## ALU
module ALU #(parameter w = 8) (
    clk, rst, CE, IN_valid, MODE, CMD, OPA, OPB, Cin,
    ERR, RES, OF, COUT, G, L, E);
    input clk;
    input rst;
    input CE;
    input [1:0] IN_valid;
    input MODE;
    input [3:0] CMD;
    input [w-1:0] OPA;
    input [w-1:0] OPB;
    input Cin;
    output reg ERR;
    output reg OF;
    output reg COUT;
    output reg G;
    output reg L;
    output reg E;
    output reg [2*w:0] RES;
reg [1:0] IN_valid_t;
reg [3:0] CMD_t;
reg MODE_t, Cin_t;
reg [w-1:0] OPA_t, OPB_t;
reg ERR_t, OF_t, COUT_t, G_t, L_t, E_t;
reg [2*w:0] RES_t, RES_m;
reg signed [w-1:0] sOPA, sOPB;
reg signed [2*w:0] sRES;
reg [$clog2(w)-1:0] shift_amount;
always @(posedge clk or posedge rst) begin  
    if(rst) begin
        OPA_t <= 0;
        OPB_t <= 0;
        Cin_t <= 0;
        IN_valid_t <= 0;
        MODE_t <= 0;
        CMD_t <= 0; end
     else if(CE) begin
        OPA_t <= OPA;
        OPB_t <= OPB;
        Cin_t <= Cin;
        IN_valid_t <= IN_valid;
        MODE_t <= MODE;
        CMD_t <= CMD; end   
end
always @(*) begin
    ERR_t = 0;    
    sOPA = 0;
    sOPB = 0;
    sRES = 0;
    shift_amount = 0;
    OF_t = 0;
    COUT_t = 0;
    G_t = 0;
    L_t = 0;
    E_t = 0;
    RES_t = 0;
    if(MODE_t) begin
        case(CMD_t)
            4'b0000: begin 
                        if(IN_valid_t == 2'b11) begin
                            RES_t = OPA_t + OPB_t;
                            COUT_t = RES_t[w]; end
                        else ERR_t = 1; end
            4'b0001: begin 
                        if(IN_valid_t == 2'b11) begin
                            RES_t = OPA_t - OPB_t;
                            OF_t = (OPA_t < OPB_t) ? 1 : 0; end
                        else ERR_t = 1; end
            4'b0010: begin 
                        if(IN_valid_t == 2'b11) begin
                            RES_t = OPA_t + OPB_t + Cin_t;
                            COUT_t = RES_t[w]; end
                        else ERR_t = 1; end
            4'b0011: begin 
                        if(IN_valid_t == 2'b11) begin
  ...
Size in the first run: roughly 64 flip-flops, roughly 50 I/O pins.
clock: 4.97 ns
lec_check: 0
cap_margin: 20
core_margin: 2
core_utilization: 72
cts_cluster_size: 31
place_density: 0.67
setup_slack_margin: -0.29
slew_margin: 20
run.sh (not shown) runs the stock make flow with config.mk's settings and CLKGATE_MAP_FILE=.
The first run failed in global routing (5_1_grt).
==> next run, changes <==
CORE_UTILIZATION = 65   (was 72)
CTS_CLUSTER_SIZE = unset   (was 31)
PLACE_DENSITY = unset   (was 0.67)
What happened: Now the flow completed and failed the layout checks on negative setup slack. Die area rises by roughly a tenth. Synthesized area does not change. Synthesized cell count is unchanged.
==> next run, changes <==
ABC_AREA = 1   (was unset)
CORE_UTILIZATION = 67   (was 65)
SETUP_SLACK_MARGIN = unset   (was -0.29)
clock period = 9.05 ns   (was 4.97 ns; I/O delays follow)
After rerunning: Now the flow finished with timing, DRC and antenna clean; total power decreases by well over a third; via count went down slightly; synthesized area goes up by a few percent.
==> next run, changes <==
ABC_AREA = unset   (was 1)
CORE_UTILIZATION = 40   (was 67)
clock period = 5.79 ns   (was 9.05 ns; I/O delays follow)
=> Clock skew increases by 0.0036 ns; via count decreases by 12%; final cell count falls by 6.5%; setup slack is worse by 2.4 ns; total power rose by 78%; global-route usage decreases by 17 points; core utilization falls by 26 points.

---

## red
Starting RTL as in the previous note.
export LEC_CHECK = 0
export CAP_MARGIN = 20
export CORE_MARGIN = 2
export CORE_UTILIZATION = 72
export CTS_CLUSTER_DIAMETER = 28
export CTS_CLUSTER_SIZE = 47
export PLACE_DENSITY_LB_ADDON = 0.0
export SLEW_MARGIN = 20
create_clock -name core_clock -period 4.77 [get_ports {clk}]
red terminated abnormally: global routing reported GRT-0232.
The inputs of blue differ from those of red as listed below.
- changing CTS_CLUSTER_SIZE from 47 to 98
- removing PLACE_DENSITY_LB_ADDON (formerly 0.0)
- setting PLACE_DENSITY to 0.38 for the first time
- removing CTS_CLUSTER_DIAMETER (formerly 28)
- setting CORE_ASPECT_RATIO to 0.7 for the first time
- setting SETUP_SLACK_MARGIN to -0.17 for the first time
- setting ABC_AREA to 1 for the first time
- changing the clock period (ns, I/O delays scaled along) from 4.77 to 5.25
## What came out
- STATUS run=blue STAGES=ALL_DONE FINAL_CHECKS=FAILED CAUSE=setup timing
- blue against red: post-DP HPWL now larger; fraction of registers with async set or reset after synthesis comparable.
- For the area figure in the yosys stat output, blue came in 550 sq um higher than red did.
#### Input delta (green over blue)
- CORE_ASPECT_RATIO: 0.7 -> unset
- CTS_CLUSTER_DIAMETER: unset -> 370
- CTS_CLUSTER_SIZE: 98 -> unset
- SETUP_SLACK_MARGIN: -0.17 -> 0.87
- PLACE_DENSITY: 0.38 -> 0.42
- the clock period (ns, I/O delays scaled along): 5.25 -> 2.96
Findings:
green is listed as incomplete: the tool reported an error in clock tree synthesis and the run ended there. What green reported for vertical extent of the die has to be multiplied by 0.842 to get the figure for blue. green: row count higher than blue. Diff green..blue | die size | negligible. Worst slack at placement: green worse than blue.
## Diff of input files: orange against green
- clearing SETUP_SLACK_MARGIN, which used to be 0.87
- clearing ABC_AREA, which used to be 1
- clearing CTS_CLUSTER_DIAMETER, which used to be 370
- swapping 72 for 39 in CORE_UTILIZATION
- clearing PLACE_DENSITY, which used to be 0.42
- swapping 2.96 for 5.79 in the clock period (ns, I/O delays scaled along)
[summary]
Sort orange and green by area fraction in and, or, nand and nor cells desc -> top: green
Post-synthesis compound-gate area fraction, orange and green, lower one = green.
Floorplan-stage core utilization for orange is lower than for green.
Post-synthesis chip area from yosys, orange vs green: down by a few percent
orange against green; floorplan row count is up by more than a quarter.
Delta (orange minus green): total placed cells including tap cells dropped 351; worst slack at placement saw an increase.
Of green and orange, only green never reached the final stage.
What ended green was a tool error in clock tree synthesis; the run never finished.
In orange, the count of mapped cells out of synthesis came out 353 below the value in green.
The multiplexer share of the synthesized area of orange exceeds that of green by 3.1 points.
Row placement-stage cell area: orange lower / green higher
### orange -> purple
- setting CTS_CLUSTER_DIAMETER to 36 for the first time
- setting SETUP_SLACK_MARGIN to -0.29 for the first time
- changing CORE_UTILIZATION from 39 to 69
- changing the clock period (ns, I/O delays scaled along) from 5.79 to 4.85
--- outcome ---
- The run showing the greater clock buffer count is purple.
- Against orange, purple comes in 22 points higher on overall routing resource usage.
- Between orange and purple, the cell count went down.
- orange has lower core utilization than purple.
- purple ends up with higher depth of the most critical reg-to-reg path than orange does.
- Nothing crashed in purple and all stages finished; the problem is that the final layout failed, the offending checks being setup timing.
Power is estimated from default activity; no workload was simulated.
